`flow/design.v`:
```
 module ADDER_TREE#(parameter DATA_IN_WIDTH = 8,DATA_OUT_WIDTH = 16)
							(clk,rst_n,ena,data_in1,data_in2,data_out,done,	pipe
							);
 input clk,rst_n,ena;
 input [DATA_IN_WIDTH - 1:0] data_in1,data_in2;
 output [DATA_OUT_WIDTH:0] data_out;
 output done;
 reg signed done;
 reg signed [DATA_OUT_WIDTH:0] data_out;
output [6:0] pipe;
reg signed [6:0] pipe;
wire data_in2_b0,data_in2_b1,data_in2_b2,data_in2_b3,data_in2_b4,data_in2_b5,data_in2_b6,data_in2_b7;
wire [DATA_IN_WIDTH - 1:0] M_wire0,M_wire1,M_wire2,M_wire3,M_wire4,M_wire5,M_wire6,M_wire7;
reg signed  [DATA_IN_WIDTH - 1:0] M_reg0,M_reg1,M_reg2,M_reg3,M_reg4,M_reg5,M_reg6,M_reg7;
reg signed  [DATA_IN_WIDTH:0] M_reg_ls1_0,M_reg_ls1_1,M_reg_ls1_2,M_reg_ls1_3,M_reg_ls1_4,M_reg_ls1_5,M_reg_ls1_6,M_reg_ls1_7;
reg signed  [DATA_IN_WIDTH + 1:0] Adder_reg1_0,Adder_reg1_1,Adder_reg1_2,Adder_reg1_3;
reg signed  [DATA_IN_WIDTH + 3:0] Adder_reg1_ls2_0,Adder_reg1_ls2_1,Adder_reg1_ls2_2,Adder_reg1_ls2_3,Adder_reg2_0,Adder_reg2_1;
reg signed  [DATA_IN_WIDTH + DATA_IN_WIDTH - 1:0] Adder_reg2_ls4_0,Adder_reg2_ls4_1;
reg signed  [DATA_IN_WIDTH + DATA_IN_WIDTH - 1:0] Adder_reg3_1;
assign data_in2_b0 = data_in2[0];
assign data_in2_b1 = data_in2[1];
assign data_in2_b2 = data_in2[2];
assign data_in2_b3 = data_in2[3];
assign data_in2_b4 = data_in2[4];
assign data_in2_b5 = data_in2[5];
assign data_in2_b6 = data_in2[6];
assign data_in2_b7 = data_in2[7];
assign M_wire0 = data_in2_b0 ? data_in1 : 0;
assign M_wire1 = data_in2_b1 ? data_in1 : 0;
assign M_wire2 = data_in2_b2 ? data_in1 : 0;
assign M_wire3 = data_in2_b3 ? data_in1 : 0;
assign M_wire4 = data_in2_b4 ? data_in1 : 0;
assign M_wire5 = data_in2_b5 ? data_in1 : 0;
assign M_wire6 = data_in2_b6 ? data_in1 : 0;
assign M_wire7 = data_in2_b7 ? data_in1 : 0;
always @(posedge clk or negedge rst_n)
  begin
    if(!rst_n)
	   begin
		   M_reg0 <= 0;
			M_reg1 <= 0;
			M_reg2 <= 0;
			M_reg3 <= 0;
			M_reg4 <= 0;
			M_reg5 <= 0;
			M_reg6 <= 0;
			M_reg7 <= 0;
			pipe[0] <= 0;
		end
	 else
	   begin
		  if(ena)
		    begin
			   M_reg0 <= M_wire0;
				M_reg1 <= M_wire1;
				M_reg2 <= M_wire2;
				M_reg3 <= M_wire3;
				M_reg4 <= M_wire4;
				M_reg5 <= M_wire5;
				M_reg6 <= M_wire6;
				M_reg7 <= M_wire7;
				pipe[0] <= 1;
			 end
		end
  end
always @(posedge clk or negedge rst_n)
  begin
    if(!rst_n)
	   begin
		   M_reg_ls1_0 <= 0;
			M_reg_ls1_1 <= 0;
			M_reg_ls1_2 <= 0;
			M_reg_ls1_3 <= 0;
			M_reg_ls1_4 <= 0;
			M_reg_ls1_5 <= 0;
			M_reg_ls1_6 <= 0;
			M_reg_ls1_7 <= 0;
			pipe[1] <= 0;
		end
	 else
	   begin
		  if(pipe[0])
		    begin
			   M_reg_ls1_0 <= M_reg0;
				M_reg_ls1_1 <= {M_reg1[7:0],1'b0};
				M_reg_ls1_2 <= M_reg2;
				M_reg_ls1_3 <= {M_reg3[7:0],1'b0};
				M_reg_ls1_4 <= M_reg4;
				M_reg_ls1_5 <= {M_reg5[7:0],1'b0};
				M_reg_ls1_6 <= M_reg6;
				M_reg_ls1_7 <= {M_reg7[7:0],1'b0};
				pipe[1] <= 1;
			 end
		end
  end
always @(posedge clk or negedge rst_n)
  begin
    if(!rst_n)
	   begin
		   Adder_reg1_0 <= 0;
			Adder_reg1_1 <= 0;
			Adder_reg1_2 <= 0;
			Adder_reg1_3 <= 0;
			pipe[2] <= 0;
		end
	 else
	   begin
		  if(pipe[1])
		    begin
			   Adder_reg1_0 <= M_reg_ls1_0 + M_reg_ls1_1;
				Adder_reg1_1 <= M_reg_ls1_2 + M_reg_ls1_3;
				Adder_reg1_2 <= M_reg_ls1_4 + M_reg_ls1_5;
				Adder_reg1_3 <= M_reg_ls1_6 + M_reg_ls1_7;
				pipe[2] <= 1;
			 end
		end
  end
always @(posedge clk or negedge rst_n)
  begin
    if(!rst_n)
	   begin
		   Adder_reg1_ls2_0 <= 0;
			Adder_reg1_ls2_1 <= 0;
			Adder_reg1_ls2_2 <= 0;
			Adder_reg1_ls2_3 <= 0;
			pipe[3] <= 0;
		end
	 else
	   begin
		  if(pipe[2])
		    begin
			   Adder_reg1_ls2_0 <= Adder_reg1_0;
				Adder_reg1_ls2_1 <= {Adder_reg1_1[9:0],2'b0};
				Adder_reg1_ls2_2 <= Adder_reg1_2;
				Adder_reg1_ls2_3 <= {Adder_reg1_3[9:0],2'b0};
				pipe[3] <= 1;
			 end
		end
  end
 always @(posedge clk or negedge rst_n)
  begin
    if(!rst_n)
	   begin
		   Adder_reg2_0 <= 0;
			Adder_reg2_1 <= 0;
			pipe[4] <= 0;
		end
	 else
	   begin
		  if(pipe[3])
		    begin
			   Adder_reg2_0 <= Adder_reg1_ls2_0 + Adder_reg1_ls2_1;
				Adder_reg2_1 <= Adder_reg1_ls2_2 + Adder_reg1_ls2_3;
				pipe[4] <= 1;
			 end
		end
  end
  always @(posedge clk or negedge rst_n)
  begin
    if(!rst_n)
	   begin
		   Adder_reg2_ls4_0 <= 0;
		   Adder_reg2_ls4_1 <= 0;
			pipe[5] <= 0;
		end
	 else
	   begin
		  if(pipe[4])
		    begin
				Adder_reg2_ls4_0 <= Adder_reg2_0;
				Adder_reg2_ls4_1 <= {Adder_reg2_1[11:0],4'b0};
				pipe[5] <= 1;
			 end
		end
  end
 always @(posedge clk or negedge rst_n)
  begin
    if(!rst_n)
	   begin
		   Adder_reg3_1 <= 0;
			pipe[6] <= 0;
		end
	 else
	   begin
		  if(pipe[5])
		    begin
			   Adder_reg3_1 <= Adder_reg2_ls4_0 + Adder_reg2_ls4_1;
				pipe[6] <= 1;
			 end
		end
  end
always @(posedge clk or negedge rst_n)
  begin
    if(!rst_n)
	   begin
		  data_out <= 0;
		  done <= 0; 
		end
	 else
	   begin
		  if(pipe[6])
		    begin
			  data_out <= Adder_reg3_1;
			  done <= 1'b1;
			 end
		end
  end
 endmodule 
```
`flow/config.mk`:
```
export PLATFORM = sky130hd
export DESIGN_NAME = ADDER_TREE
export DESIGN_NICKNAME = ADDER_TREE
export VERILOG_FILES = /design/flow/design.v
export SDC_FILE = /design/flow/constraint.sdc
export NUM_CORES = 4
export LEC_CHECK = 0
export CAP_MARGIN = 20
export CELL_PAD_IN_SITES_GLOBAL_PLACEMENT = 1
export CORE_ASPECT_RATIO = 1.81
export CORE_MARGIN = 9
export CORE_UTILIZATION = 20
export GPL_ROUTABILITY_DRIVEN = 1
export MIN_ROUTING_LAYER = met1
export PLACE_DENSITY_LB_ADDON = 0.09
export SLEW_MARGIN = 5
```
`flow/constraint.sdc`:
```
create_clock -name core_clock -period 1.73 [get_ports {clk}]
set_input_delay 0.3460 -clock core_clock [delete_from_list [all_inputs] [get_ports {clk}]]
set_output_delay 0.3460 -clock core_clock [all_outputs]
set_load 0.01 [all_outputs]
```
`flow/run.sh`:
```
#!/bin/bash
# the make line also repeats each setting of config.mk as NAME=value (left out here)
make -C /OpenROAD-flow-scripts/flow DESIGN_CONFIG=/design/flow/config.mk WORK_HOME=/design/flow/orfs CLKGATE_MAP_FILE= finish
```
==> impl_metrics.toml, run 1 <==
# implementation run metrics
[status]
status = "failed layout checks"
so.violations = "negative setup slack"

[synth]
most_common_cell = "dfrtp_1"
fp_nets = 1211
synth-simple-area-share_pct = 6.85
yosysCellCount = 1124
syn_area_per_cell_um2 = 12.0
synthesis.area_um2 = 13500
top_area_cell = "dfrtp_1"
top_logic_kind = "multiplexers"
adder_share_pct = 6.68
ys_async_sr_fraction_pct = 100
synthCells = 1124
ff_type = "dfrtp_1"
yosys_area_um2 = 13500
ys_warn_count = 1
synthTopCellsByCount = "296 x dfrtp_1, 187 x mux2_2, 99 x o21ai_0"
edf_count = 0
top_cell_area_share_pct = 54.8
ys_types = 50
area_leaders = "dfrtp_1 55%, mux2_2 16%, ha_1 5.6%"
mux_share_pct = 15.7
synthAoiAreaFrac_pct = 9.94
synth_flops = 296
xor_area_share_pct = 2.07
seq_area_frac_synth_pct = 54.8

[worst_setup_path]
worst_path_max_delay_cell = "dfrtp_1"
cp.depth = 7
critical_path_class = "reg -> reg"
cp_max_fo = 2
slowest_delay_ps = 380
cpLargestDelayFamily = "AND-OR/OR-AND gates"
crit_start = "M_reg_ls1_4[1]"
worst-endpoint-required_ps = 2150
r2r_cells = 7
reg2reg_from = "M_reg_ls1_4[1]"
timing.critical_path.to = "Adder_reg1_2[7]"
arrival_ps = 2420
setup.worst_path.end_class = "register"
cp_cell_sequence = "ha_2 -> fa_2 -> a21oi_4 -> o21ai_2 -> o21ai_1 -> or3b_1 -> a31o_2"
r2r_end = "Adder_reg1_2[7]"
crit_path_start_kind = "register"
path_buffers = 0
r2r_slack_ps = -270

[floorplanning]
ios = 44
dieArea_um2 = 77700
die_w_um = 211
initCoreUtil_pct = 20.3
die_h_um = 368
fp.coreArea_um2 = 66600
placementRows = 127

[route]
antenna_left = 0
wl_per_cell_um = 16.0
drt-total-wl_mm = 34.8
num_antenna_cells = 0
drc = 0
vias_per_cell = 4.04
drt_iter0_markers = 243
firstDrtPassIters = 6
vias = 8781

[clocking]
cts_max_path_buffers = 3
cts_tree = "built"
cts_buffers = 36
clkLatencyLatePin_ps = 540
htree_num_levels = 2
root_buffer = "clkbuf_16"
clock-sinks = 296
clk_pin_slew_ps = 60

[placement]
dp_slack_ps = -346
io_buffers = 43
routabilityCongestion = 0.687
dpl.hpwl_mm = 24.5

[pwr]
p_seq_share_pct = 38.9
p_clk_mw = 7.48
ir_drop_mv = 0.608
clock_power_share_pct = 31.1
pg_seq_mw = 9.36
p_comb_mw = 7.23
intPower_mw = 16.9
p_leak_nw = 7.99
power.group.top = "registers"
p_sw_share_pct = 29.7
p_comb_share_pct = 30.1
power_density_nw_per_um2 = 1330
switchingPower_mw = 7.14

[min_path]
hold_end = "M_reg5[3]"
holdPathStages = 2
hold_class = "in -> reg"
hold_path_startpoint = "ena"

[sta]
slew_headroom_pct = 63.5
period_minus_slack_ps = 2000
slew_viol_final = 0
setup_viol = 25
rsz0062_at_grt = "true"
tightest_slew_ps = 546
worst_slack_ps = -271
clock_skew_ps = 18.7
finalHoldViolations = 0
period_used_pct = 116
fmax_mhz = 500
setup-tns-final_ps = -3150

[flow_run]
tool_warnings = 29
cap_violations = 0

[finish]
nFillCells = 6881
comb_area_um2 = 6300
seq_area_um2 = 7420
nNetsFinal = 1397
syn2layout_area_growth_pct = 33.6

[global_route]
antenna_found_initial = 0
grt_pass1_vias = 9638
grt_pass1_wl_mm = 57.1
globalRoute.totalOverflow = 0
grt_util_all_layers_pct = 9.31
grt_max_degree = 67
[layout make-up]
cell class	count	share of cell area [%]
sequential	296	41.1
multi-input combinational	690	34.8
timing repair buffer	208	10.3
tap	838	5.80
clock buffer	53	5.67
inverter	78	1.62
clock inverter	9	0.644
[per-stage QoR]
| stage | hold slack, ps | area [µm²] | utilization, % | power, mW | instances |
|---|---|---|---|---|---|
| 2_1_floorplan | 50.4 | 13600 | - | 13.2 | 1124 |
| 3_3_place_gp | 275 | 16000 | 24.0 | 15.9 | 2075 |
| 3_5_place_dp | 282 | 16000 | 24.0 | 16.0 | 2075 |
| 4_1_cts | 238 | 17800 | 26.7 | 24.4 | 2159 |
| 5_1_grt | 270 | 18100 | 27.1 | 25.9 | 2172 |
| 6_report | 262 | 18100 | 27.1 | 24.1 | 2172 |
[routing by layer]
layer  part of all wire [%]  track usage (%)  wire (µm)
met2                     53             17.0      18300
met5                      0                0          0
met3                    3.3             1.61       1160
met4                    2.6             3.34        905
met1                     42             10.6      14500
[timing repair]
| action | in CTS | in global routing |
|---|---|---|
| hold buffers | 1 | 0 |
| setup endpoints to repair | 65 | 41 |
| endpoints found under the hold margin | 28 | 0 |
| resized | 116 | 41 |
| pin swaps | 51 | 38 |
| buffers inserted | 22 | 13 |
| cloned | 0 | 0 |
==> run 2, diff against run 1 <==
ABC_AREA = 1   (was default)
CELL_PAD_IN_SITES_GLOBAL_PLACEMENT = default   (was 1)
CORE_ASPECT_RATIO = default   (was 1.81)
CORE_MARGIN = 2   (was 9)
CORE_UTILIZATION = 72   (was 20)
CTS_CLUSTER_DIAMETER = 362   (was default)
CTS_CLUSTER_SIZE = 14   (was default)
GPL_ROUTABILITY_DRIVEN = default   (was 1)
MIN_ROUTING_LAYER = default   (was met1)
PLACE_DENSITY_LB_ADDON = 0.06   (was 0.09)
SETUP_SLACK_MARGIN = 0.5   (was default)
SLEW_MARGIN = 20   (was 5)
clock period = 1.71 ns   (was 1.73 ns; I/O delays follow)
==> run 2 against run 1 <==
The run now fails in global routing (5_1_grt). Die size is 74% lower. Synthesized area is 1.6% higher. Synthesized cell count is 45% higher.
==> impl_metrics.toml, run 2 <==
# implementation run metrics
[status]
status = "aborted with a tool error"
stop_stage = "global routing (5_1_grt)"
stop_error = "[ERROR DPL-0038] Utilization greater than 100%, impossible to legalize"

[floorplanning]
dieArea_um2 = 20200
fp.coreArea_um2 = 18700
die_h_um = 142
placementRows = 50
die_w_um = 142
initCoreUtil_pct = 73.4
ios = 44

[clocking]
cts_max_path_buffers = 3
cts_buffers = 25
root_buffer = "clkbuf_16"
htree_num_levels = 1
clock-sinks = 296

[placement]
routabilityCongestion = 0.872
dp_slack_ps = 25.5
placedCellCount = 1886
io_buffers = 43
dpl.hpwl_mm = 21.7

[synth]
xor_area_share_pct = 0.956
synth-simple-area-share_pct = 22.6
ys_async_sr_fraction_pct = 100
ys_types = 27
top_cell_area_share_pct = 53.9
synth_flops = 296
edf_count = 0
adder_share_pct = 6.58
top_area_cell = "dfrtp_1"
most_common_cell = "nand2_1"
yosys_area_um2 = 13700
ys_warn_count = 1
synthesis.area_um2 = 13700
yosysCellCount = 1631
seq_area_frac_synth_pct = 53.9
fp_nets = 1718
synthTopCellsByCount = "658 x nand2_1, 296 x dfrtp_1, 176 x inv_1"
synthCells = 1631
syn_area_per_cell_um2 = 8.42
ff_type = "dfrtp_1"
synthAoiAreaFrac_pct = 9.10
mux_share_pct = 0
top_logic_kind = "simple AND/OR/NAND/NOR gates"
area_leaders = "dfrtp_1 54%, nand2_1 18%, ha_1 5.6%"
run 2: through the flow:
| stage | hold slack (ps) | instance area (µm²) | util [%] |
|---|---|---|---|
| after floorplan | 46.4 | 14400 | - |
| after global placement | 277 | 15200 | 81.4 |
| after detailed placement | 283 | 15200 | 81.4 |
| after CTS | 313 | 16900 | 90.3 |
run 2: timing repair:
item	in CTS
pin swaps	85
endpoints found under the setup margin	148
buffers inserted	62
resized	246
hold buffers	1
hold endpoints to repair	38
==> run 3, diff against run 2 <==
ABC_AREA = default   (was 1)
CORE_UTILIZATION = 66   (was 72)
CTS_CLUSTER_DIAMETER = default   (was 362)
CTS_CLUSTER_SIZE = default   (was 14)
PLACE_DENSITY_LB_ADDON = default   (was 0.06)
SETUP_SLACK_MARGIN = 0.06   (was 0.5)
clock period = 2.2 ns   (was 1.71 ns; I/O delays follow)
==> run 3 against run 2 <==
Now clean on timing, DRC and antenna. Die size is 7.2% higher. Synthesized area decreased by 1.6%. Synthesized cell count shrank 31%.
==> impl_metrics.toml, run 3 <==
# implementation run metrics
[synth]
synthesis.area_um2 = 13500
edf_count = 0
most_common_cell = "dfrtp_1"
top_cell_area_share_pct = 54.8
seq_area_frac_synth_pct = 54.8
fp_nets = 1211
area_leaders = "dfrtp_1 55%, mux2_2 16%, ha_1 5.6%"
top_area_cell = "dfrtp_1"
mux_share_pct = 15.7
yosysCellCount = 1124
synth_flops = 296
ys_types = 50
synth-simple-area-share_pct = 6.85
xor_area_share_pct = 2.07
synthAoiAreaFrac_pct = 9.94
ys_warn_count = 1
ys_async_sr_fraction_pct = 100
yosys_area_um2 = 13500
synthCells = 1124
top_logic_kind = "multiplexers"
ff_type = "dfrtp_1"
adder_share_pct = 6.68
synthTopCellsByCount = "296 x dfrtp_1, 187 x mux2_2, 99 x o21ai_0"
syn_area_per_cell_um2 = 12.0

[floorplanning]
initCoreUtil_pct = 67.0
die_w_um = 147
dieArea_um2 = 21600
fp.coreArea_um2 = 20200
placementRows = 52
ios = 44
die_h_um = 147

[placement]
io_buffers = 43
dpl-instance-area_um2 = 14300
routabilityCongestion = 0.805
dpl.hpwl_mm = 16.8

[sta]
tightest_slew_ps = 672
hold-worst-slack_ps = 429
fmax_mhz = 487
clock_skew_ps = 8.84
period_minus_slack_ps = 2060
setup_viol = 0
finalHoldViolations = 0
slew_viol_final = 0
rsz0062_at_grt = "false"
setup-tns-final_ps = 0
period_used_pct = 93.4
slew_headroom_pct = 55.1

[clocking]
clkLatencyLatePin_ps = 550
clk_pin_slew_ps = 60
htree_num_levels = 1
cts_tree = "built"
clock-sinks = 296
cts_max_path_buffers = 3
cts_buffers = 30
root_buffer = "clkbuf_16"

[finish]
syn2layout_area_growth_pct = 13.9
comb_area_um2 = 5650
seq_area_um2 = 7410
post-route-util_pct = 76.4
nNetsFinal = 1251
nFillCells = 1328
fin_area_um2 = 15400

[global_route]
grt_pass1_vias = 8445
globalRoute.totalOverflow = 0
grt_pass1_wl_mm = 42.5
grt_util_all_layers_pct = 23.9
antenna_found_initial = 0
grt_max_degree = 67

[worst_setup_path]
cp.depth = 7
crit_path_start_kind = "register"
worst-endpoint-required_ps = 2630
slowest_delay_ps = 380
cpLargestDelayFamily = "AND-OR/OR-AND gates"
arrival_ps = 2480
crit_start = "M_reg_ls1_4[1]"
path_buffers = 0
critical_path_class = "reg -> reg"
cp_max_fo = 3
setup.worst_path.end_class = "register"
r2r_cells = 7
r2r_end = "Adder_reg1_2[7]"
cp_cell_sequence = "ha_2 -> fa_2 -> a21oi_2 -> o21ai_2 -> o21ai_1 -> or3b_1 -> a31o_2"
timing.critical_path.to = "Adder_reg1_2[7]"
worst_path_max_delay_cell = "dfrtp_1"
reg2reg_from = "M_reg_ls1_4[1]"
r2r_slack_ps = 140

[pwr]
p_comb_mw = 4.29
ir_drop_mv = 0.797
power_density_nw_per_um2 = 1080
power.group.top = "registers"
p_clk_mw = 5.14
pg_seq_mw = 7.23
p_seq_share_pct = 43.4
finalPower_mw = 16.7
clock_power_share_pct = 30.8
p_comb_share_pct = 25.7
p_sw_share_pct = 28.2
p_leak_nw = 7.10
intPower_mw = 12.0
switchingPower_mw = 4.70

[status]
status = "complete, no violations"

[route]
drt-total-wl_mm = 24.7
firstDrtPassIters = 5
vias = 8386
wl_per_cell_um = 17.0
drc = 0
antenna_left = 0
vias_per_cell = 5.76
num_antenna_cells = 0
drt_iter0_markers = 419

[flow_run]
tool_warnings = 28
cap_violations = 0

[min_path]
hold_class = "in -> async"
run 3: layout make-up:
| class | instances | share of cell area, % |
|---|---|---|
| multi-input combinational | 690 | 36.7 |
| tap | 270 | 2.19 |
| timing repair buffer | 68 | 4.45 |
| clock inverter | 8 | 0.609 |
| sequential | 296 | 48.1 |
| clock buffer | 46 | 6.05 |
| inverter | 78 | 1.90 |
run 3: timing repair:
action                     CTS  global route
hold buffers                 1             0
cloned                       0             0
pin swaps                    1             8
buffers inserted             0             4
hold endpoints to repair    53             0
setup endpoints to repair    4            13
resized                      6            19
run 3: routing by layer:
| layer | wire (µm) | track usage [%] |
|---|---|---|
| met2 | 11700 | 39.1 |
| met3 | 784 | 2.89 |
| met1 | 11700 | 34.5 |
| met5 | 0 | 0 |
| met4 | 540 | 5.96 |
run 3: metrics by stage:
| stage | std cells | setup WS [ps] |
|---|---|---|
| 2_1_floorplan | 1124 | 133 |
| 3_3_place_gp | 1397 | 78.1 |
| 3_5_place_dp | 1397 | -11.0 |
| 4_1_cts | 1452 | 61.7 |
| 5_1_grt | 1456 | 57.3 |
| 6_report | 1456 | 145 |
==> run 4, diff against run 3 <==
SETUP_SLACK_MARGIN = default   (was 0.06)
clock period = 1.96 ns   (was 2.2 ns; I/O delays follow)
==> run 4 against run 3 <==
Now fails the layout checks on negative setup slack. Critical path depth increased by 1. Clock skew is 3.6 ps lower. Count of clock-buffer cells in the layout rose by 4. Sequential share of layout area down 1.0 points. Via count grew 0.73%. Critical endpoint is now Adder_reg3_1[14].
==> impl_metrics.toml, run 4 <==
# implementation run metrics
[synth]
seq_area_frac_synth_pct = 54.8
fp_nets = 1211
top_area_cell = "dfrtp_1"
most_common_cell = "dfrtp_1"
syn_area_per_cell_um2 = 12.0
synthTopCellsByCount = "296 x dfrtp_1, 187 x mux2_2, 99 x o21ai_0"
synth_flops = 296
synth-simple-area-share_pct = 6.85
mux_share_pct = 15.7
ys_async_sr_fraction_pct = 100
ys_types = 50
synthCells = 1124
top_cell_area_share_pct = 54.8
adder_share_pct = 6.68
xor_area_share_pct = 2.07
area_leaders = "dfrtp_1 55%, mux2_2 16%, ha_1 5.6%"
top_logic_kind = "multiplexers"
yosys_area_um2 = 13500
synthAoiAreaFrac_pct = 9.94
ys_warn_count = 1
yosysCellCount = 1124
ff_type = "dfrtp_1"
edf_count = 0
synthesis.area_um2 = 13500

[global_route]
grt_pass1_wl_mm = 42.5
globalRoute.totalOverflow = 0
grt_util_all_layers_pct = 23.9
grt_pass1_vias = 8623
grt_max_degree = 70
antenna_found_initial = 0

[pwr]
power_density_nw_per_um2 = 1190
pg_seq_mw = 8.13
power.group.top = "registers"
p_sw_share_pct = 28.2
p_seq_share_pct = 43.3
intPower_mw = 13.5
p_clk_mw = 5.52
p_leak_nw = 7.28
clock_power_share_pct = 29.4
ir_drop_mv = 0.872
p_comb_mw = 5.14
switchingPower_mw = 5.30
p_comb_share_pct = 27.3

[worst_setup_path]
cp.depth = 8
r2r_cells = 8
r2r_end = "Adder_reg3_1[14]"
setup.worst_path.end_class = "register"
crit_path_start_kind = "register"
cp_cell_sequence = "ha_2 -> fa_2 -> a211oi_4 -> o21ai_2 -> buf_4 -> nand3b_1 -> a21oi_2 -> o31ai_2"
worst-endpoint-required_ps = 2400
reg2reg_from = "Adder_reg2_ls4_1[4]"
r2r_slack_ps = -30
worst_path_max_delay_cell = "dfrtp_1"
crit_start = "Adder_reg2_ls4_1[4]"
arrival_ps = 2440
critical_path_class = "reg -> reg"
cpLargestDelayFamily = "AND-OR/OR-AND gates"
path_buffers = 1
cp_max_fo = 3
timing.critical_path.to = "Adder_reg3_1[14]"
slowest_delay_ps = 380

[sta]
period_used_pct = 102
tightest_slew_ps = 555
slew_headroom_pct = 63.0
setup_viol = 4
finalHoldViolations = 0
worst_slack_ps = -31.6
slew_viol_final = 0
clock_skew_ps = 5.22
period_minus_slack_ps = 1990
fmax_mhz = 502
hold-worst-slack_ps = 347
rsz0062_at_grt = "true"

[route]
vias_per_cell = 5.67
wl_per_cell_um = 16.7
drt-total-wl_mm = 24.9
vias = 8447
antenna_left = 0
firstDrtPassIters = 4
num_antenna_cells = 0
drt_iter0_markers = 375
drc = 0

[status]
status = "failed layout checks"
so.violations = "negative setup slack"

[placement]
dp_slack_ps = -104
dpl.hpwl_mm = 16.8
routabilityCongestion = 0.810
dpl-instance-area_um2 = 14500
io_buffers = 43
placedCellCount = 1425

[finish]
nNetsFinal = 1285
fin_area_um2 = 15700
nFillCells = 1284
syn2layout_area_growth_pct = 16.4
final_cells = 1489

[flow_run]
cap_violations = 0
tool_warnings = 31

[floorplanning]
placementRows = 52
fp.coreArea_um2 = 20200
dieArea_um2 = 21600
die_w_um = 147
initCoreUtil_pct = 67.0
die_h_um = 147
ios = 44

[clocking]
htree_num_levels = 1
clkLatencyLatePin_ps = 540
cts_tree = "built"
cts_buffers = 30
clock-sinks = 296
clk_pin_slew_ps = 60
cts_max_path_buffers = 3
root_buffer = "clkbuf_16"

[min_path]
hold_class = "in -> async"
run 4: routing by layer:
metal / up-vias / routed length [µm] / track usage, %
met1: 4192 / 11700 / 33.8
met2: 130 / 12100 / 40.0
met5: - / 0 / 0
li1: 4098 / - / -
met3: 27 / 787 / 3.20
met4: 0 / 343 / 5.58
run 4: what timing repair did:
item	CTS	global route
hold buffers	1	0
pin swaps	11	20
endpoints found under the setup margin	12	22
resized	10	32
endpoints found under the hold margin	35	0
setup buffers	7	4
run 4: stage by stage:
stage / util [%] / setup TNS [ps] / power, mW
after floorplan: - / -6.04 / 11.6
after global placement: 72.0 / -23.2 / 12.9
after detailed placement: 72.0 / -329 / 13.1
after CTS: 77.3 / -55.9 / 18.8
after global routing: 78.0 / -1020 / 19.9
final: 78.0 / -91.2 / 18.8
run 4: final cells by class:
type                       instances  area, µm²  share of cell area, %
sequential                       296       7410                   47.1
tap                              270        338                   2.15
multi-input combinational        690       5750                   36.5
inverter                          78        293                   1.86
clock buffer                      50        967                   6.15
timing repair buffer             102        967                   6.15
clock inverter                     3       17.5                  0.111
==> run 5, diff against run 4 <==
CORE_UTILIZATION = 70   (was 66)
CTS_CLUSTER_SIZE = 30   (was default)
clock period = 1.95 ns   (was 1.96 ns; I/O delays follow)
==> run 5 against run 4 <==
The layout still fails its checks (negative setup slack). Utilization increased by 5.2 points. Final area shrank 0.41%. Critical path type unchanged. Largest power group unchanged. Largest cell class unchanged. Die size down 5.6%. Count of clock-buffer cells in the layout shrank 9.
==> impl_metrics.toml, run 5 <==
# implementation run metrics
[clocking]
cts_max_path_buffers = 3
root_buffer = "clkbuf_16"
clkLatencyLatePin_ps = 540
htree_num_levels = 1
clk_pin_slew_ps = 60
cts_tree = "built"
clock-sinks = 296
cts_buffers = 29

[pwr]
ir_drop_mv = 0.915
clock_power_share_pct = 29.4
intPower_mw = 13.6
p_seq_share_pct = 43.2
pg_seq_mw = 8.20
power.group.top = "registers"
p_sw_share_pct = 28.4
p_comb_mw = 5.21
p_leak_nw = 7.22
power_density_nw_per_um2 = 1210
finalPower_mw = 19.0
p_clk_mw = 5.58
p_comb_share_pct = 27.4
switchingPower_mw = 5.39

[worst_setup_path]
cp_max_fo = 2
r2r_cells = 7
r2r_slack_ps = -110
setup.worst_path.end_class = "register"
reg2reg_from = "M_reg_ls1_2[1]"
cpLargestDelayFamily = "adder cells"
arrival_ps = 2490
worst-endpoint-required_ps = 2380
slowest_delay_ps = 420
cp_cell_sequence = "ha_2 -> fa_2 -> a21oi_4 -> o21ai_2 -> o21ai_1 -> or3b_1 -> a31o_2"
crit_path_start_kind = "register"
critical_path_class = "reg -> reg"
timing.critical_path.to = "Adder_reg1_1[7]"
r2r_end = "Adder_reg1_1[7]"
crit_start = "M_reg_ls1_2[1]"
path_buffers = 0
worst_path_max_delay_cell = "fa_2"
cp.depth = 7

[sta]
worst_slack_ps = -111
fmax_mhz = 485
slew_viol_final = 0
setup_viol = 4
period_minus_slack_ps = 2060
tightest_slew_ps = 559
hold-worst-slack_ps = 186
slew_headroom_pct = 62.6
rsz0062_at_grt = "true"
finalHoldViolations = 0
period_used_pct = 106
setup-tns-final_ps = -167
clock_skew_ps = 9.47

[finish]
nFillCells = 1056
nNetsFinal = 1276
final_cells = 1466
syn2layout_area_growth_pct = 15.9

[floorplanning]
initCoreUtil_pct = 71.8
die_h_um = 143
fp.coreArea_um2 = 18800
die_w_um = 143
ios = 44
dieArea_um2 = 20400
placementRows = 50

[synth]
ys_async_sr_fraction_pct = 100
top_logic_kind = "multiplexers"
synthCells = 1124
syn_area_per_cell_um2 = 12.0
ys_warn_count = 1
mux_share_pct = 15.7
synthTopCellsByCount = "296 x dfrtp_1, 187 x mux2_2, 99 x o21ai_0"
synthAoiAreaFrac_pct = 9.94
ys_types = 50
edf_count = 0
xor_area_share_pct = 2.07
top_area_cell = "dfrtp_1"
fp_nets = 1211
synth-simple-area-share_pct = 6.85
synthesis.area_um2 = 13500
ff_type = "dfrtp_1"
top_cell_area_share_pct = 54.8
yosys_area_um2 = 13500
yosysCellCount = 1124
most_common_cell = "dfrtp_1"
adder_share_pct = 6.68
synth_flops = 296
area_leaders = "dfrtp_1 55%, mux2_2 16%, ha_1 5.6%"
seq_area_frac_synth_pct = 54.8

[route]
wl_per_cell_um = 17.4
num_antenna_cells = 0
vias = 8597
firstDrtPassIters = 5
vias_per_cell = 5.86
drt-total-wl_mm = 25.5
drt_iter0_markers = 464
drc = 0
antenna_left = 0

[min_path]
hold_end = "M_reg4[4]"
holdPathStages = 2
hold_path_startpoint = "ena"
hold_class = "in -> reg"

[status]
status = "failed layout checks"
so.violations = "negative setup slack"

[global_route]
grt_util_all_layers_pct = 25.9
grt_max_degree = 58
grt_pass1_vias = 8592
antenna_found_initial = 0
globalRoute.totalOverflow = 0
grt_pass1_wl_mm = 42.6

[flow_run]
cap_violations = 0
tool_warnings = 31

[placement]
dpl.hpwl_mm = 17.0
placedCellCount = 1411
routabilityCongestion = 0.820
dp_slack_ps = -154
io_buffers = 43
## run 5: area by class of cell
| type | count | area [µm²] | area share (%) |
|---|---|---|---|
| repair buffers | 94 | 916 | 5.84 |
| flip-flops and latches | 296 | 7410 | 47.3 |
| clock inverters | 7 | 110 | 0.703 |
| multi-input cells | 690 | 5780 | 36.9 |
| inverters | 78 | 293 | 1.87 |
| well taps | 260 | 325 | 2.08 |
| clock buffers | 41 | 841 | 5.36 |
## run 5: routing by layer
metal	global-route usage, %	share of wire [%]	up-vias
li1	-	-	4082
met1	36.2	45	4311
met2	43.7	49	162
met3	3.82	3.6	42
met4	5.37	1.9	0
met5	0	0	-
## run 5: timing repair
action	CTS	global route
pin swaps	13	25
endpoints found under the setup margin	9	19
hold buffers	1	0
hold endpoints to repair	44	0
resized	9	39
setup buffers	1	6
## run 5: metrics by stage
step | util, % | instance area (µm²)
global placement | 77.0 | 14500
global route | 83.2 | 15700
finish | 83.2 | 15700
floorplan | - | 13500
detailed placement | 77.0 | 14500
CTS | 82.2 | 15500
==> run 6, diff against run 5 <==
CORE_UTILIZATION = 69   (was 70)
CTS_CLUSTER_DIAMETER = 371   (was default)
CTS_CLUSTER_SIZE = 15   (was 30)
SETUP_SLACK_MARGIN = 0.5   (was default)
clock period = 2.71 ns   (was 1.95 ns; I/O delays follow)
==> run 6 against run 5 <==
The run now finishes clean. Worst setup slack improved by 720 ps. Sequential power fell by 29%. Clock skew fell by 0.81 ps. Synthesized cell count did not move. Register-to-register slack improved by 720 ps. Worst hold slack improved by 280 ps. Largest cell class unchanged. Via count fell by 5.0%. Final area fell by 5.2%. Clock power fell by 46%.
==> impl_metrics.toml, run 6 <==
# implementation run metrics
[route]
drc = 0
vias_per_cell = 5.77
drt-total-wl_mm = 23.3
num_antenna_cells = 0
vias = 8168
wl_per_cell_um = 16.5
antenna_left = 0
firstDrtPassIters = 4
drt_iter0_markers = 389

[status]
status = "complete, no violations"

[pwr]
power_density_nw_per_um2 = 828
intPower_mw = 8.75
p_comb_mw = 3.43
power.group.top = "registers"
p_leak_nw = 6.84
p_clk_mw = 3.02
p_seq_share_pct = 47.6
p_sw_share_pct = 29.0
clock_power_share_pct = 24.5
p_comb_share_pct = 27.9
switchingPower_mw = 3.56
pg_seq_mw = 5.86
ir_drop_mv = 0.679

[clocking]
htree_num_levels = 1
clock-sinks = 296
cts_buffers = 23
clk_pin_slew_ps = 70
clkLatencyLatePin_ps = 510
cts_tree = "built"
root_buffer = "clkbuf_16"
cts_max_path_buffers = 3

[synth]
synthesis.area_um2 = 13500
ys_types = 50
most_common_cell = "dfrtp_1"
synthAoiAreaFrac_pct = 9.94
xor_area_share_pct = 2.07
yosys_area_um2 = 13500
ff_type = "dfrtp_1"
fp_nets = 1211
syn_area_per_cell_um2 = 12.0
top_cell_area_share_pct = 54.8
top_logic_kind = "multiplexers"
ys_async_sr_fraction_pct = 100
edf_count = 0
synthTopCellsByCount = "296 x dfrtp_1, 187 x mux2_2, 99 x o21ai_0"
area_leaders = "dfrtp_1 55%, mux2_2 16%, ha_1 5.6%"
yosysCellCount = 1124
synthCells = 1124
synth-simple-area-share_pct = 6.85
mux_share_pct = 15.7
ys_warn_count = 1
top_area_cell = "dfrtp_1"
adder_share_pct = 6.68
seq_area_frac_synth_pct = 54.8
synth_flops = 296

[worst_setup_path]
cp_max_fo = 3
worst-endpoint-required_ps = 3100
worst_path_max_delay_cell = "fa_2"
critical_path_class = "reg -> reg"
cp_cell_sequence = "ha_2 -> fa_2 -> a211oi_4 -> o21ai_2 -> a31oi_2 -> xnor2_1 -> mux2_2"
crit_start = "Adder_reg2_ls4_0[4]"
timing.critical_path.to = "Adder_reg3_1[12]"
reg2reg_from = "Adder_reg2_ls4_0[4]"
r2r_slack_ps = 600
cpLargestDelayFamily = "adder cells"
path_buffers = 0
r2r_end = "Adder_reg3_1[12]"
crit_path_start_kind = "register"
arrival_ps = 2490
cp.depth = 7
slowest_delay_ps = 410
r2r_cells = 7
setup.worst_path.end_class = "register"

[sta]
fmax_mhz = 475
period_minus_slack_ps = 2110
rsz0062_at_grt = "true"
setup_viol = 0
slew_headroom_pct = 40.6
finalHoldViolations = 0
tightest_slew_ps = 892
period_used_pct = 77.7
slew_viol_final = 0
hold-worst-slack_ps = 464
setup-tns-final_ps = 0
clock_skew_ps = 8.67

[floorplanning]
die_w_um = 144
initCoreUtil_pct = 69.9
fp.coreArea_um2 = 19300
die_h_um = 144
dieArea_um2 = 20700
ios = 44
placementRows = 51

[global_route]
grt_util_all_layers_pct = 23.8
grt_pass1_vias = 7956
globalRoute.totalOverflow = 0
grt_max_degree = 130
antenna_found_initial = 0
grt_pass1_wl_mm = 39.7

[min_path]
hold_path_startpoint = "done"
hold_class = "reg -> reg"
hold_end = "done"
holdPathStages = 1

[flow_run]
tool_warnings = 31
cap_violations = 0

[placement]
placedCellCount = 1386
routabilityCongestion = 0.812
io_buffers = 43
dpl-instance-area_um2 = 14200
dpl.hpwl_mm = 16.1

[finish]
final_cells = 1415
fin_area_um2 = 14900
nNetsFinal = 1235
post-route-util_pct = 76.9
syn2layout_area_growth_pct = 9.94
## run 6: cell type report
class                      instances  area (µm²)
clock buffer                      26         587
clock inverter                     1        30.0
fill                            1297        4470
inverter                          78         293
multi-input combinational        690        5610
sequential                       296        7410
tap                              265         332
timing repair buffer              59         607
## run 6: per-layer routing
layer,share of wire [%],wire [µm],GRT usage [%],vias up
li1,-,-,-,3985
met1,49,11300,35.3,4047
met2,47,11000,38.9,111
met3,2.9,687,2.62,25
met4,1.4,318,4.39,0
met5,0,0,0,-
## run 6: what timing repair did
| action | 4_1_cts | 5_1_grt |
|---|---|---|
| resized | 3 | 13 |
| buffers inserted | 0 | 1 |
| cloned | 0 | 0 |
| endpoints found under the hold margin | 50 | 0 |
| pin swaps | 0 | 3 |
| hold buffers | 1 | 0 |
| setup endpoints to repair | 3 | 8 |
## run 6: metrics by stage
stage	total power [mW]	setup WS, ps
2_1_floorplan	8.35	643
3_3_place_gp	9.19	574
3_5_place_dp	9.34	511
4_1_cts	12.4	511
5_1_grt	13.1	479
6_report	12.3	604
==> run 7, diff against run 6 <==
CORE_UTILIZATION = 72   (was 69)
CTS_CLUSTER_DIAMETER = default   (was 371)
CTS_CLUSTER_SIZE = 30   (was 15)
SETUP_SLACK_MARGIN = default   (was 0.5)
clock period = 1.94 ns   (was 2.71 ns; I/O delays follow)
==> run 7 against run 6 <==
The layout now fails its checks (negative setup slack). Largest power group unchanged. Critical path depth did not move. Synthesized cell count did not move. Synthesized area did not move. Combinational power rose by 59%. Critical endpoint is now Adder_reg1_2[7]. Clock power rose by 88%. Worst setup slack got worse by 760 ps. Count of clock-buffer cells in the layout rose by 15. Utilization rose by 8.6 points. Worst hold slack got worse by 100 ps.
==> impl_metrics.toml, run 7 <==
# implementation run metrics
[synth]
top_area_cell = "dfrtp_1"
ys_async_sr_fraction_pct = 100
yosys_area_um2 = 13500
ff_type = "dfrtp_1"
yosysCellCount = 1124
top_logic_kind = "multiplexers"
synth-simple-area-share_pct = 6.85
synthAoiAreaFrac_pct = 9.94
xor_area_share_pct = 2.07
seq_area_frac_synth_pct = 54.8
ys_types = 50
fp_nets = 1211
top_cell_area_share_pct = 54.8
edf_count = 0
synthesis.area_um2 = 13500
ys_warn_count = 1
synth_flops = 296
mux_share_pct = 15.7
most_common_cell = "dfrtp_1"
synthCells = 1124
syn_area_per_cell_um2 = 12.0
synthTopCellsByCount = "296 x dfrtp_1, 187 x mux2_2, 99 x o21ai_0"
adder_share_pct = 6.68
area_leaders = "dfrtp_1 55%, mux2_2 16%, ha_1 5.6%"

[worst_setup_path]
cp_cell_sequence = "ha_4 -> fa_2 -> a21oi_2 -> o21ai_2 -> o21ai_1 -> or3b_1 -> a31o_2"
timing.critical_path.to = "Adder_reg1_2[7]"
crit_start = "M_reg_ls1_4[1]"
cpLargestDelayFamily = "AND-OR/OR-AND gates"
arrival_ps = 2510
r2r_slack_ps = -150
crit_path_start_kind = "register"
setup.worst_path.end_class = "register"
critical_path_class = "reg -> reg"
r2r_cells = 7
path_buffers = 0
reg2reg_from = "M_reg_ls1_4[1]"
worst-endpoint-required_ps = 2360
cp_max_fo = 2
slowest_delay_ps = 410
r2r_end = "Adder_reg1_2[7]"
cp.depth = 7
worst_path_max_delay_cell = "dfrtp_1"

[finish]
comb_area_um2 = 5860
seq_area_um2 = 7410
nNetsFinal = 1292
syn2layout_area_growth_pct = 17.5
nFillCells = 963

[pwr]
switchingPower_mw = 5.58
ir_drop_mv = 0.871
power_density_nw_per_um2 = 1220
p_seq_share_pct = 42.6
power.group.top = "registers"
p_leak_nw = 7.33
p_sw_share_pct = 28.8
pg_seq_mw = 8.26
clock_power_share_pct = 29.2
intPower_mw = 13.8
p_clk_mw = 5.67
p_comb_mw = 5.47
p_comb_share_pct = 28.2

[route]
antenna_left = 0
vias = 8665
drc = 0
drt_iter0_markers = 473
firstDrtPassIters = 5
wl_per_cell_um = 18.1
num_antenna_cells = 0
drt-total-wl_mm = 26.5
vias_per_cell = 5.93

[clocking]
cts_buffers = 29
clkLatencyLatePin_ps = 540
cts_tree = "built"
root_buffer = "clkbuf_16"
clock-sinks = 296
cts_max_path_buffers = 3
clk_pin_slew_ps = 60
htree_num_levels = 1

[sta]
clock_skew_ps = 18.1
tightest_slew_ps = 559
setup_viol = 7
hold-worst-slack_ps = 360
slew_viol_final = 0
period_minus_slack_ps = 2090
worst_slack_ps = -151
slew_headroom_pct = 62.7
period_used_pct = 108
rsz0062_at_grt = "true"
finalHoldViolations = 0
fmax_mhz = 478

[global_route]
antenna_found_initial = 0
globalRoute.totalOverflow = 0
grt_pass1_wl_mm = 44.2
grt_max_degree = 67
grt_pass1_vias = 8865
grt_util_all_layers_pct = 27.3

[placement]
dpl.hpwl_mm = 17.3
routabilityCongestion = 0.807
dp_slack_ps = -75.1
io_buffers = 43

[min_path]
hold_class = "in -> async"

[status]
status = "failed layout checks"
so.violations = "negative setup slack"

[floorplanning]
initCoreUtil_pct = 72.8
placementRows = 50
fp.coreArea_um2 = 18600
die_h_um = 141
ios = 44
die_w_um = 141
dieArea_um2 = 19900

[flow_run]
tool_warnings = 31
cap_violations = 0
[run 7: cell type report]
| cell class | count | area share, % |
|---|---|---|
| Sequential cell | 296 | 46.6 |
| Multi-Input combinational cell | 690 | 36.9 |
| Timing Repair Buffer | 110 | 6.60 |
| Clock buffer | 41 | 5.29 |
| Inverter | 78 | 1.84 |
| Tap cell | 234 | 1.84 |
| Clock inverter | 11 | 0.882 |
[run 7: routing by layer]
layer	up-vias	GRT usage, %	part of all wire, %
met1	4355	37.7	44
met4	0	4.74	1.2
met2	176	48.2	52
met3	26	2.99	3.3
met5	-	0	0
li1	4108	-	-
[run 7: per-stage QoR]
step	util, %	area [µm²]	cells	total power [mW]	setup TNS, ps
2_1_floorplan	-	13600	1124	11.7	-12.6
6_report	85.5	15900	1460	19.4	-414
3_5_place_dp	78.0	14500	1388	13.3	-428
3_3_place_gp	78.0	14500	1388	13.1	-32.4
5_1_grt	85.5	15900	1460	20.5	-1300
4_1_cts	84.0	15600	1451	19.1	-149
[run 7: what timing repair did]
action,in CTS,in global routing
setup endpoints to repair,11,25
resized,7,48
endpoints found under the hold margin,40,0
hold buffers,1,0
pin swaps,12,31
buffers inserted,10,9
==> run 8, diff against run 7 <==
CAP_MARGIN = 5   (was 20)
CORE_UTILIZATION = 66   (was 72)
CTS_CLUSTER_DIAMETER = 102   (was default)
CTS_CLUSTER_SIZE = 24   (was 30)
SLEW_MARGIN = 40   (was 20)
clock period = 1.72 ns   (was 1.94 ns; I/O delays follow)
==> run 8 against run 7 <==
The layout still fails its checks (negative setup slack). Via count shrank 1.6%. Final cell count up 3.0%. Routed wire length decreased by 2.2%. Synthesized cell count unchanged. Critical path type unchanged. Critical endpoint unchanged. Largest power group unchanged.
==> impl_metrics.toml, run 8 <==
# implementation run metrics
[status]
status = "failed layout checks"
so.violations = "negative setup slack"

[synth]
adder_share_pct = 6.68
fp_nets = 1211
mux_share_pct = 15.7
synthTopCellsByCount = "296 x dfrtp_1, 187 x mux2_2, 99 x o21ai_0"
ys_types = 50
yosysCellCount = 1124
synthesis.area_um2 = 13500
area_leaders = "dfrtp_1 55%, mux2_2 16%, ha_1 5.6%"
top_area_cell = "dfrtp_1"
ys_warn_count = 1
synthCells = 1124
syn_area_per_cell_um2 = 12.0
ys_async_sr_fraction_pct = 100
edf_count = 0
seq_area_frac_synth_pct = 54.8
top_logic_kind = "multiplexers"
synthAoiAreaFrac_pct = 9.94
synth_flops = 296
yosys_area_um2 = 13500
ff_type = "dfrtp_1"
top_cell_area_share_pct = 54.8
most_common_cell = "dfrtp_1"
synth-simple-area-share_pct = 6.85
xor_area_share_pct = 2.07

[global_route]
use_met1_pct = 35.4
grt.busiest_layer = "met2"
antenna_found_initial = 0
grt_pass1_wl_mm = 42.6
grt_pass1_vias = 8393
grt_use_met3_pct = 2.33
grt_util_all_layers_pct = 23.8
grt_max_degree = 94
grtUsageMet2_pct = 39.6
globalRoute.totalOverflow = 0

[sta]
clock_skew_ps = 23.0
fmax_mhz = 488
slew_headroom_pct = 65.3
hold-worst-slack_ps = 246
finalHoldViolations = 0
setup_viol = 30
tightest_slew_ps = 521
setup-tns-final_ps = -4270
period_used_pct = 119
slew_viol_final = 0
rsz0062_at_grt = "true"
period_minus_slack_ps = 2050
worst_slack_ps = -328

[worst_setup_path]
crit_start = "M_reg_ls1_4[1]"
slowest_delay_ps = 390
worst-endpoint-required_ps = 2110
cp_max_fo = 2
r2r_cells = 7
crit_path_start_kind = "register"
timing.critical_path.to = "Adder_reg1_2[7]"
critical_path_class = "reg -> reg"
cpLargestDelayFamily = "AND-OR/OR-AND gates"
arrival_ps = 2440
reg2reg_from = "M_reg_ls1_4[1]"
r2r_slack_ps = -330
path_buffers = 0
setup.worst_path.end_class = "register"
cp_cell_sequence = "ha_2 -> fa_2 -> a21oi_4 -> o21ai_2 -> o21ai_1 -> or3b_1 -> a31o_2"
cp.depth = 7
worst_path_max_delay_cell = "dfrtp_1"
r2r_end = "Adder_reg1_2[7]"

[route]
wl_per_cell_um = 17.2
drc = 0
drt_iter0_markers = 429
drt-total-wl_mm = 25.9
firstDrtPassIters = 5
vias = 8523
antenna_left = 0
vias_per_cell = 5.67
num_antenna_cells = 0

[floorplanning]
ios = 44
placementRows = 52
die_h_um = 147
initCoreUtil_pct = 67.0
die_w_um = 147
fp.coreArea_um2 = 20200
dieArea_um2 = 21600

[min_path]
hold_class = "in -> async"

[clocking]
clock-sinks = 296
cts_max_path_buffers = 3
root_buffer = "clkbuf_16"
htree_num_levels = 1
cts_tree = "built"
clk_pin_slew_ps = 100
cts_buffers = 16
clkLatencyLatePin_ps = 490

[finish]
comb_area_um2 = 6290
seq_area_um2 = 7410
nNetsFinal = 1319
nFillCells = 1200
syn2layout_area_growth_pct = 19.3

[pwr]
power_density_nw_per_um2 = 1270
p_seq_share_pct = 45.7
finalPower_mw = 20.4
power.group.top = "registers"
ir_drop_mv = 1.00
p_comb_share_pct = 34.7
intPower_mw = 14.2
p_sw_share_pct = 30.6
p_clk_mw = 4.00
clock_power_share_pct = 19.6
switchingPower_mw = 6.24
p_comb_mw = 7.09
pg_seq_mw = 9.34
p_leak_nw = 7.33

[placement]
routabilityCongestion = 0.792
dpl.hpwl_mm = 16.8
io_buffers = 43

[flow_run]
cap_violations = 0
tool_warnings = 31
## run 8: final cells by class
class | count | share of cell area (%)
inverter | 78 | 1.82
clock buffer | 19 | 2.68
clock inverter | 1 | 0.101
timing repair buffer | 150 | 8.31
multi-input combinational | 690 | 39.0
sequential | 296 | 46.0
tap | 270 | 2.09
## run 8: per-stage QoR
| stage | std cells | setup WS, ps | util [%] | instance area (µm²) |
|---|---|---|---|---|
| 6_report | 1504 | -328 | 80.0 | 16100 |
| 5_1_grt | 1504 | -401 | 80.0 | 16100 |
| 4_1_cts | 1488 | -272 | 77.6 | 15700 |
| 3_5_place_dp | 1451 | -312 | 73.2 | 14800 |
| 3_3_place_gp | 1451 | -253 | 73.2 | 14800 |
| 2_1_floorplan | 1124 | -231 | - | 13600 |
## run 8: timing repair
item | in CTS | in global routing
setup buffers | 17 | 19
setup endpoints to repair | 60 | 41
resized | 91 | 67
pin swaps | 46 | 50
hold buffers | 1 | 0
gates cloned | 0 | 0
hold endpoints to repair | 263 | 0
## run 8: metal layers
layer  part of all wire, %  wire (µm)  up-vias
met5                     0          0        -
met4                  0.81        209        0
met3                   2.8        731       14
met2                    50      12900      114
met1                    47      12100     4261
li1                      -          -     4134
==> run 9, diff against run 8 <==
CAP_MARGIN = 20   (was 5)
CORE_UTILIZATION = 70   (was 66)
CTS_CLUSTER_DIAMETER = default   (was 102)
CTS_CLUSTER_SIZE = 14   (was 24)
SLEW_MARGIN = 20   (was 40)
clock period = 2.56 ns   (was 1.72 ns; I/O delays follow)
==> run 9 against run 8 <==
The run now finishes clean. Clock skew shrank 14 ps. Final area shrank 5.6%. Utilization grew 0.92 points. Die size shrank 5.6%. Via count shrank 1.8%. Final cell count shrank 4.5%. Clock power grew 9.0%. Fmax shrank 11%. First-iteration DRC count grew 8.2%. Flip-flop count is the same. Register-to-register slack gained 590 ps. Largest power group unchanged.
==> impl_metrics.toml, run 9 <==
# implementation run metrics
[route]
vias_per_cell = 5.83
num_antenna_cells = 0
antenna_left = 0
firstDrtPassIters = 5
vias = 8366
drt_iter0_markers = 464
wl_per_cell_um = 17.0
drt-total-wl_mm = 24.4
drc = 0

[clocking]
clock-sinks = 296
cts_buffers = 30
root_buffer = "clkbuf_16"
htree_num_levels = 1
clk_pin_slew_ps = 60
clkLatencyLatePin_ps = 550
cts_tree = "built"
cts_max_path_buffers = 3
post-cts-setup-buffer-count = 0
cts-resized-gates = 0

[pwr]
switchingPower_mw = 4.01
p_leak_nw = 7.06
p_sw_share_pct = 28.3
p_comb_mw = 3.62
pg_seq_mw = 6.22
p_comb_share_pct = 25.5
intPower_mw = 10.2
p_clk_mw = 4.36
power.group.top = "registers"
p_seq_share_pct = 43.8
power_density_nw_per_um2 = 932
ir_drop_mv = 0.648
clock_power_share_pct = 30.7

[synth]
synthCells = 1124
top_logic_kind = "multiplexers"
edf_count = 0
synth-simple-area-share_pct = 6.85
synth_flops = 296
most_common_cell = "dfrtp_1"
synthesis.area_um2 = 13500
xor_area_share_pct = 2.07
adder_share_pct = 6.68
ys_types = 50
ys_async_sr_fraction_pct = 100
synthAoiAreaFrac_pct = 9.94
yosys_area_um2 = 13500
mux_share_pct = 15.7
area_leaders = "dfrtp_1 55%, mux2_2 16%, ha_1 5.6%"
syn_area_per_cell_um2 = 12.0
ff_type = "dfrtp_1"
yosysCellCount = 1124
ys_warn_count = 1
fp_nets = 1211
top_cell_area_share_pct = 54.8
synthTopCellsByCount = "296 x dfrtp_1, 187 x mux2_2, 99 x o21ai_0"
seq_area_frac_synth_pct = 54.8
top_area_cell = "dfrtp_1"

[floorplanning]
die_h_um = 143
initCoreUtil_pct = 71.8
ios = 44
die_w_um = 143
fp.coreArea_um2 = 18800
placementRows = 50
dieArea_um2 = 20400

[sta]
tightest_slew_ps = 915
setup-tns-final_ps = 0
fmax_mhz = 436
setup_viol = 0
slew_headroom_pct = 39.0
period_minus_slack_ps = 2300
period_used_pct = 89.7
slew_viol_final = 0
clock_skew_ps = 8.79
finalHoldViolations = 0
rsz0062_at_grt = "false"

[worst_setup_path]
worst_path_max_delay_cell = "fa_1"
cp_max_fo = 3
r2r_slack_ps = 260
worst-endpoint-required_ps = 2990
timing.critical_path.to = "Adder_reg1_3[7]"
path_buffers = 0
cp_cell_sequence = "ha_1 -> fa_1 -> a21oi_1 -> o21ai_1 -> o21ai_0 -> or3b_1 -> a31o_2"
cpLargestDelayFamily = "AND-OR/OR-AND gates"
reg2reg_from = "M_reg_ls1_6[1]"
slowest_delay_ps = 410
r2r_end = "Adder_reg1_3[7]"
crit_start = "M_reg_ls1_6[1]"
cp.depth = 7
arrival_ps = 2730
critical_path_class = "reg -> reg"
crit_path_start_kind = "register"
setup.worst_path.end_class = "register"
r2r_cells = 7

[placement]
placedCellCount = 1381
io_buffers = 43
routabilityCongestion = 0.805
dpl.hpwl_mm = 16.5

[global_route]
grt_max_degree = 70
grt_util_all_layers_pct = 25.6
globalRoute.totalOverflow = 0
antenna_found_initial = 0
grt_pass1_vias = 8426
grt_pass1_wl_mm = 41.9

[finish]
final_cells = 1436
nNetsFinal = 1241
seq_area_um2 = 7410
comb_area_um2 = 5570
syn2layout_area_growth_pct = 12.6
nFillCells = 1138

[status]
status = "complete, no violations"

[min_path]
hold_class = "in -> async"

[flow_run]
cap_violations = 0
tool_warnings = 28
## run 9: through the flow
stage / instance area (µm²) / power, mW / hold slack, ps / setup WS, ps / util [%]
6_report: 15200 / 14.2 / 462 / 264 / 80.9
5_1_grt: 15200 / 15.0 / 485 / 186 / 80.9
4_1_cts: 15200 / 14.3 / 464 / 320 / 80.9
3_5_place_dp: 14200 / 9.91 / 448 / 335 / 75.5
3_3_place_gp: 14200 / 9.72 / 449 / 427 / 75.5
2_1_floorplan: 13500 / 8.84 / 216 / 493 / -
## run 9: layout make-up
class / count / area share (%)
timing repair buffer: 58 / 4.07
tap: 260 / 2.14
inverter: 78 / 1.92
clock buffer: 45 / 5.96
sequential: 296 / 48.7
multi-input combinational: 690 / 36.6
clock inverter: 9 / 0.649
## run 9: what timing repair did
action                                  CTS  global route
hold endpoints to repair                 45             0
endpoints found under the setup margin    0             0
hold buffers                              1             0
## run 9: layer usage
layer	global-route usage, %	wire [µm]	share of wire (%)	vias to the layer above
li1	-	-	-	4007
met1	36.3	11100	46	4138
met2	42.6	11800	48	175
met3	3.25	1040	4.3	46
met4	6.15	480	2.0	0
met5	0	0	0	-
==> run 10, diff against run 9 <==
ABC_AREA = 1   (was default)
CORE_UTILIZATION = 47   (was 70)
CTS_CLUSTER_SIZE = default   (was 14)
PLACE_DENSITY = 0.55   (was default)
SETUP_SLACK_MARGIN = 0.69   (was default)
SLEW_MARGIN = 35   (was 20)
clock period = 3.06 ns   (was 2.56 ns; I/O delays follow)
==> run 10 against run 9 <==
Still clean on timing, DRC and antenna. Sequential power decreased by 17%. Worst hold slack got worse by 340 ps. Combinational power fell by 16%. Sequential share of layout area is 1.4 points lower. First-iteration DRC count increased by 5.6%. Power decreased by 15%. Via count is 19% higher. Utilization fell by 26 points.
==> impl_metrics.toml, run 10 <==
# implementation run metrics
[global_route]
grt_pass1_vias = 9838
antenna_found_initial = 0
use_met1_pct = 27.7
grt_pass1_wl_mm = 49.1
grt_util_all_layers_pct = 19.5
grt_use_met3_pct = 2.98
grt_max_degree = 89
grt.busiest_layer = "met2"
grtUsageMet2_pct = 31.9
globalRoute.totalOverflow = 0

[sta]
setup-tns-final_ps = 0
setup_viol = 0
slew_viol_final = 0
tightest_slew_ps = 810
fmax_mhz = 446
clock_skew_ps = 14.7
period_used_pct = 73.3
rsz0062_at_grt = "false"
slew_headroom_pct = 45.6
finalHoldViolations = 0
period_minus_slack_ps = 2240

[clocking]
cts_max_path_buffers = 3
clock-sinks = 296
post-cts-setup-buffer-count = 0
cts-resized-gates = 0
postCtsHoldBufs = 0
clkLatencyLatePin_ps = 500
cts_tree = "built"
root_buffer = "clkbuf_16"
htree_num_levels = 2
clk_pin_slew_ps = 60
cts_buffers = 34

[floorplanning]
dieArea_um2 = 30600
placementRows = 62
ios = 44
fp.coreArea_um2 = 28700
die_w_um = 175
initCoreUtil_pct = 47.9
die_h_um = 175

[route]
vias = 9934
vias_per_cell = 4.78
drc = 0
firstDrtPassIters = 4
antenna_left = 0
num_antenna_cells = 0
drt_iter0_markers = 490
wl_per_cell_um = 13.6
drt-total-wl_mm = 28.3

[synth]
synthesis.area_um2 = 13700
synthAoiAreaFrac_pct = 9.10
synth_flops = 296
adder_share_pct = 6.58
ys_types = 27
synth-simple-area-share_pct = 22.6
synthCells = 1631
ys_async_sr_fraction_pct = 100
synthTopCellsByCount = "658 x nand2_1, 296 x dfrtp_1, 176 x inv_1"
top_cell_area_share_pct = 53.9
edf_count = 0
ff_type = "dfrtp_1"
mux_share_pct = 0
seq_area_frac_synth_pct = 53.9
top_area_cell = "dfrtp_1"
yosysCellCount = 1631
top_logic_kind = "simple AND/OR/NAND/NOR gates"
xor_area_share_pct = 0.956
area_leaders = "dfrtp_1 54%, nand2_1 18%, ha_1 5.6%"
ys_warn_count = 1
syn_area_per_cell_um2 = 8.42
fp_nets = 1718
yosys_area_um2 = 13700
most_common_cell = "nand2_1"

[placement]
placedCellCount = 2021
dpl-instance-area_um2 = 14600
routabilityCongestion = 0.829
dpl.hpwl_mm = 20.2
io_buffers = 43

[pwr]
p_comb_share_pct = 25.1
switchingPower_mw = 3.77
ir_drop_mv = 0.414
finalPower_mw = 12.1
intPower_mw = 8.37
p_comb_mw = 3.05
clock_power_share_pct = 32.4
p_seq_share_pct = 42.5
p_leak_nw = 8.10
pg_seq_mw = 5.16
power.group.top = "registers"
p_sw_share_pct = 31.0
power_density_nw_per_um2 = 775
p_clk_mw = 3.93

[finish]
post-route-util_pct = 54.6
syn2layout_area_growth_pct = 14.1
fin_area_um2 = 15700
nNetsFinal = 1760
final_cells = 2077

[worst_setup_path]
r2r_cells = 4
slowest_delay_ps = 600
r2r_end = "Adder_reg2_ls4_1[5]"
crit_path_start_kind = "register"
setup.worst_path.end_class = "output pin"
timing.critical_path.to = "pipe[6]"
cp_cell_sequence = "clkdlybuf4s50_1"
cpLargestDelayFamily = "buffers and inverters"
critical_path_class = "reg -> out"
arrival_ps = 1630
worst_path_max_delay_cell = "clkdlybuf4s50_1"
path_buffers = 1
reg2reg_from = "pipe[4]"
r2r_slack_ps = 1270
cp.depth = 1
cp_max_fo = 11
crit_start = "pipe[6]"
worst-endpoint-required_ps = 2450

[status]
status = "complete, no violations"

[flow_run]
cap_violations = 0
tool_warnings = 26

[min_path]
hold_class = "in -> async"
==> run 10: layer usage <==
layer / share of wire (%) / up-vias
met2: 45 / 111
met5: 0 / -
met1: 51 / 4530
met4: 1.4 / 0
met3: 2.9 / 36
li1: - / 5257
==> run 10: through the flow <==
| stage | hold WS [ps] | worst slack (ps) |
|---|---|---|
| after global routing | 174 | 753 |
| after floorplan | 316 | 1440 |
| final | 123 | 817 |
| after CTS | 153 | 792 |
| after detailed placement | 459 | 1220 |
| after global placement | 455 | 1310 |
==> run 10: area by class of cell <==
cell class                      instances  area [µm²]
Sequential cell                       296        7410
Timing Repair Buffer                   62         636
Tap cell                              384         480
Multi-Input combinational cell       1101        5390
Clock buffer                           48         995
Fill cell                            2752       13000
Clock inverter                          8        93.8
Inverter                              178         668
==> run 11, diff against run 10 <==
ABC_AREA = default   (was 1)
CORE_UTILIZATION = 40   (was 47)
PLACE_DENSITY = default   (was 0.55)
SETUP_SLACK_MARGIN = 0.01   (was 0.69)
SLEW_MARGIN = 20   (was 35)
clock period = 3.04 ns   (was 3.06 ns; I/O delays follow)
==> run 11 against run 10 <==
Still clean. Sequential share of layout area rose by 0.44 points. Largest power group unchanged. Clock power grew 2%. Flip-flop count unchanged. Final cell count is 22% lower. Synthesized area shrank 1.6%. Routed wire length decreased by 12%. Non-clock buffer count fell by 6. Critical path type unchanged.
==> impl_metrics.toml, run 11 <==
# implementation run metrics
[status]
status = "complete, no violations"

[worst_setup_path]
cp.depth = 1
setup.worst_path.end_class = "output pin"
cp_cell_sequence = "clkdlybuf4s50_1"
worst-endpoint-required_ps = 2430
r2r_slack_ps = 790
r2r_cells = 7
arrival_ps = 1940
reg2reg_from = "M_reg_ls1_4[1]"
cpLargestDelayFamily = "flip-flops"
crit_start = "pipe[5]"
crit_path_start_kind = "register"
slowest_delay_ps = 780
r2r_end = "Adder_reg1_2[7]"
critical_path_class = "reg -> out"
worst_path_max_delay_cell = "dfrtp_1"
path_buffers = 1
timing.critical_path.to = "pipe[5]"
cp_max_fo = 20

[pwr]
ir_drop_mv = 0.481
p_comb_mw = 3.00
p_comb_share_pct = 24.5
p_seq_share_pct = 42.7
power.group.top = "registers"
intPower_mw = 8.78
switchingPower_mw = 3.48
p_clk_mw = 4.02
pg_seq_mw = 5.23
power_density_nw_per_um2 = 789
clock_power_share_pct = 32.8
p_leak_nw = 7.08
p_sw_share_pct = 28.4

[clocking]
cts_buffers = 34
htree_num_levels = 2
postCtsHoldBufs = 0
post-cts-setup-buffer-count = 0
cts-resized-gates = 0
clock-sinks = 296
clkLatencyLatePin_ps = 520
clk_pin_slew_ps = 50
root_buffer = "clkbuf_16"
cts_max_path_buffers = 3
cts_tree = "built"

[synth]
yosysCellCount = 1124
synthesis.area_um2 = 13500
ys_async_sr_fraction_pct = 100
top_area_cell = "dfrtp_1"
synth_flops = 296
edf_count = 0
ys_types = 50
ys_warn_count = 1
adder_share_pct = 6.68
syn_area_per_cell_um2 = 12.0
mux_share_pct = 15.7
top_cell_area_share_pct = 54.8
synthTopCellsByCount = "296 x dfrtp_1, 187 x mux2_2, 99 x o21ai_0"
area_leaders = "dfrtp_1 55%, mux2_2 16%, ha_1 5.6%"
yosys_area_um2 = 13500
xor_area_share_pct = 2.07
top_logic_kind = "multiplexers"
seq_area_frac_synth_pct = 54.8
synthAoiAreaFrac_pct = 9.94
synth-simple-area-share_pct = 6.85
synthCells = 1124
ff_type = "dfrtp_1"
fp_nets = 1211
most_common_cell = "dfrtp_1"

[route]
vias = 8102
drc = 0
wl_per_cell_um = 15.4
antenna_left = 0
drt-total-wl_mm = 25.0
drt_iter0_markers = 384
firstDrtPassIters = 4
num_antenna_cells = 0
vias_per_cell = 4.98

[sta]
setup_viol = 0
fmax_mhz = 393
worst_slack_ps = 492
slew_viol_final = 0
setup-tns-final_ps = 0
period_used_pct = 83.8
period_minus_slack_ps = 2550
slew_headroom_pct = 39.5
finalHoldViolations = 0
clock_skew_ps = 17.8
rsz0062_at_grt = "false"
tightest_slew_ps = 908

[floorplanning]
ios = 44
initCoreUtil_pct = 40.4
fp.coreArea_um2 = 33400
die_h_um = 188
dieArea_um2 = 35300
die_w_um = 188
placementRows = 67

[global_route]
grt_pass1_vias = 8329
grt_pass1_wl_mm = 43.5
globalRoute.totalOverflow = 0
grt_max_degree = 83
grt_util_all_layers_pct = 14.9
antenna_found_initial = 0

[placement]
dpl.hpwl_mm = 16.9
dpl-instance-area_um2 = 14400
dp_slack_ps = 824
io_buffers = 43
routabilityCongestion = 0.772

[min_path]
hold_class = "in -> async"

[finish]
syn2layout_area_growth_pct = 14.9
post-route-util_pct = 46.5
nNetsFinal = 1243
fin_area_um2 = 15500

[flow_run]
tool_warnings = 26
cap_violations = 0
## run 11: area by class of cell
class,instances,area [µm²]
Timing Repair Buffer,56,581
Clock buffer,50,1020
Inverter,78,293
Tap cell,448,561
Sequential cell,296,7410
Clock inverter,9,96.3
Multi-Input combinational cell,690,5570
Fill cell,3030,17900
## run 11: metrics by stage
step	power [mW]	instances	hold slack (ps)
floorplan	7.44	1124	312
global placement	8.25	1568	455
detailed placement	8.35	1568	453
CTS	12.5	1627	66.3
global route	13.1	1627	81.3
finish	12.3	1627	55.7
## run 11: per-layer routing
| layer | vias to the layer above | wire length, µm | track usage, % |
|---|---|---|---|
| li1 | 4015 | - | - |
| met1 | 3933 | 13100 | 22.5 |
| met2 | 115 | 10600 | 22.1 |
| met3 | 39 | 829 | 2.60 |
| met4 | 0 | 459 | 3.91 |
| met5 | - | 0 | 0 |
No activity file was given, so power comes from the tool's default toggle rates.
